==> inputs of run A <==
==> flow/design.v <==
module ANDarray (regDst, ALUSrc, memToReg, regWrite, memRead, memWrite, branch, ALUOp1, ALUOp2, op);
	input[5:0] op;
	output regDst, ALUSrc, memToReg, regWrite, memRead, memWrite, branch, ALUOp1, ALUOp2;
	wire Rformat, lw, sw, beq;
	assign Rformat = (~op[0]) & (~op[1]) & (~op[2]) & (~op[3]) & (~op[4]) & (~op[5]), lw = (op[0]) & (op[1]) & (~op[2]) & (~op[3]) & (~op[4]) & (op[5]), sw = (op[0]) & (op[1]) & (~op[2]) & (op[3]) & (~op[4]) & (op[5]), beq = (~op[0]) & (~op[1]) & (op[2]) & (~op[3]) & (~op[4]) & (~op[5]);
	assign regDst = Rformat;
	assign ALUSrc = lw | sw;
	assign memToReg =  lw;
	assign regWrite = Rformat | lw;
	assign memRead = lw;
	assign memWrite = sw;
	assign branch = beq;
	assign ALUOp1 = Rformat;
	assign ALUOp2 = beq;
endmodule
module ALUControl(operation, ALUOp, ff);
	input[1:0] ALUOp;
	input [5:0] ff;
	output [2:0] operation;
	wire w0, w1, w2, w3;
	assign w0 = ff[0] | ff[3];
	assign operation[0] = ALUOp[1] & w0;
	assign w1 = ~ff[2];
	assign w2 = ~ALUOp[1];
	assign operation[1] = w2 | w1;
	assign w3 = ff[1] & ALUOp[1];
	assign operation[2] = w3 | ALUOp[0];
endmodule
module ALU32Bit(zero, carryOut, result, a, b, op);
	input [31:0] a, b;
	input [2:0] op;
	output reg [31:0] result;
	output zero, carryOut;
	reg carryOut;
	assign zero = (result == 0) ? 1 : 0;
	always @(a or b or op)
	begin
		carryOut = 1'b0;
		case(op)
			0: result = a & b;
			1: result = a | b;
			2: {carryOut, result[31:0]} = a + b;
			6: {carryOut, result[31:0]} = a - b;
			7: result = a < b ? 1 : 0;
			default: result = 0;
		endcase
	end
endmodule
module ALUUnit(clock, ALUOp, funct, a, b, result, zero, carryOut);
	input clock;
	input [1:0] ALUOp;
	input [5:0] funct;
	input [31:0] a, b;
	output reg [31:0] result;
	output reg zero, carryOut;
	reg [1:0] aluOpQ;
	reg [5:0] functQ;
	reg [31:0] aQ, bQ;
	wire [2:0] operation;
	wire [31:0] aluResult;
	wire aluZero, aluCarry;
	ALUControl ctl(operation, aluOpQ, functQ);
	ALU32Bit alu(aluZero, aluCarry, aluResult, aQ, bQ, operation);
	always @(posedge clock)
	begin
		aluOpQ <= ALUOp;
		functQ <= funct;
		aQ <= a;
		bQ <= b;
		result <= aluResult;
		zero <= aluZero;
		if (operation == 3'd2 || operation == 3'd6)
			carryOut <= aluCarry;
	end
endmodule
==> flow/run.sh <==
#!/bin/bash
# the make line also repeats each setting of config.mk as NAME=value (left out here)
make -C /OpenROAD-flow-scripts/flow DESIGN_CONFIG=/design/flow/config.mk WORK_HOME=/design/flow/orfs CLKGATE_MAP_FILE= finish
==> flow/config.mk <==
export PLATFORM = sky130hd
export DESIGN_NAME = ALUUnit
export DESIGN_NICKNAME = ALUUnit
export VERILOG_FILES = /design/flow/design.v
export SDC_FILE = /design/flow/constraint.sdc
export NUM_CORES = 4
export LEC_CHECK = 0
export CAP_MARGIN = 5
export CELL_PAD_IN_SITES_DETAIL_PLACEMENT = 0
export CELL_PAD_IN_SITES_GLOBAL_PLACEMENT = 0
export CORE_ASPECT_RATIO = 1.22
export CORE_MARGIN = 5
export CORE_UTILIZATION = 26
export CTS_CLUSTER_DIAMETER = 104
export CTS_CLUSTER_SIZE = 33
export GPL_TIMING_DRIVEN = 0
export HOLD_SLACK_MARGIN = -0.02
export MAX_ROUTING_LAYER = met4
export SLEW_MARGIN = 5
==> flow/constraint.sdc <==
create_clock -name core_clock -period 5.43 [get_ports {clock}]
set_input_delay 1.0860 -clock core_clock [delete_from_list [all_inputs] [get_ports {clock}]]
set_output_delay 1.0860 -clock core_clock [all_outputs]
set_load 0.01 [all_outputs]
==> run E: changes against run A <==
- CAP_MARGIN: 5 -> 20
- CELL_PAD_IN_SITES_DETAIL_PLACEMENT: 0 -> default
- CELL_PAD_IN_SITES_GLOBAL_PLACEMENT: 0 -> 1
- CORE_ASPECT_RATIO: 1.22 -> 1.28
- CORE_MARGIN: 5 -> 8
- CORE_UTILIZATION: 26 -> 40
- CTS_CLUSTER_DIAMETER: 104 -> 181
- CTS_CLUSTER_SIZE: 33 -> default
- GPL_ROUTABILITY_DRIVEN: default -> 0
- HOLD_SLACK_MARGIN: -0.02 -> default
- SLEW_MARGIN: 5 -> 20
==> flow/constraint.sdc (replaced) <==
create_clock -name core_clock -period 5.0 [get_ports {clock}]
set_input_delay 1.0000 -clock core_clock [delete_from_list [all_inputs] [get_ports {clock}]]
set_output_delay 1.0000 -clock core_clock [all_outputs]
set_load 0.01 [all_outputs]
==> run C: changes against run A <==
- ABC_AREA: default -> 0
- CAP_MARGIN: 5 -> 0
- CELL_PAD_IN_SITES_DETAIL_PLACEMENT: 0 -> default
- CELL_PAD_IN_SITES_GLOBAL_PLACEMENT: 0 -> default
- CORE_ASPECT_RATIO: 1.22 -> default
- CORE_MARGIN: 5 -> 2
- CORE_UTILIZATION: 26 -> 66
- CTS_CLUSTER_DIAMETER: 104 -> default
- CTS_CLUSTER_SIZE: 33 -> default
- GPL_TIMING_DRIVEN: 0 -> 1
- HOLD_SLACK_MARGIN: -0.02 -> default
- SLEW_MARGIN: 5 -> 20
- TNS_END_PERCENT: default -> 100
==> flow/constraint.sdc (replaced) <==
create_clock -name core_clock -period 2.78 [get_ports {clock}]
set_input_delay 0.5560 -clock core_clock [delete_from_list [all_inputs] [get_ports {clock}]]
set_output_delay 0.5560 -clock core_clock [all_outputs]
set_load 0.01 [all_outputs]
==> comparison table <==
metric                                                                                  run C         run A         run E
Routed metal-1 wire length                                                                  -      10680 um      10050 um
Status                                                                 stopped before the end  timing/DRC/antenna clean  timing/DRC/antenna clean
Failing step                                                                          4_1_cts             -             -
Final cycle utilization of the critical path                                                -        0.8426        0.8800
Detailed-route wire length per cell                                                         -      18.81 um      20.24 um
Startpoint type of the worst setup path                                                     -          flop          flop
Number of buffers inserted for hold repair after clock tree synthesis                       -             0             0
Number of remaining DRC errors                                                              -             0             0
Fraction of power consumed by combinational cells                                           -         0.341         0.328
GR Util All Layers                                                                          -        0.1615        0.2257
Library cell used as clock root buffer                                                      -     clkbuf_16     clkbuf_16
DR WL met2                                                                                  -      12400 um      12460 um
Maximum Capacitance Violations                                                              -             0             0
Power consumed by the clock network                                                         -    0.000603 W    0.000735 W
Non-CTS inverters                                                                           -            93            93
Post-Place Cell Area                                                              0.01017 mm2  0.008735 mm2  0.008591 mm2
Final weighted congestion in routability-driven placement                               1.084        0.9248             -
Power figures rest on the tool's default switching activity, not on a simulated workload.
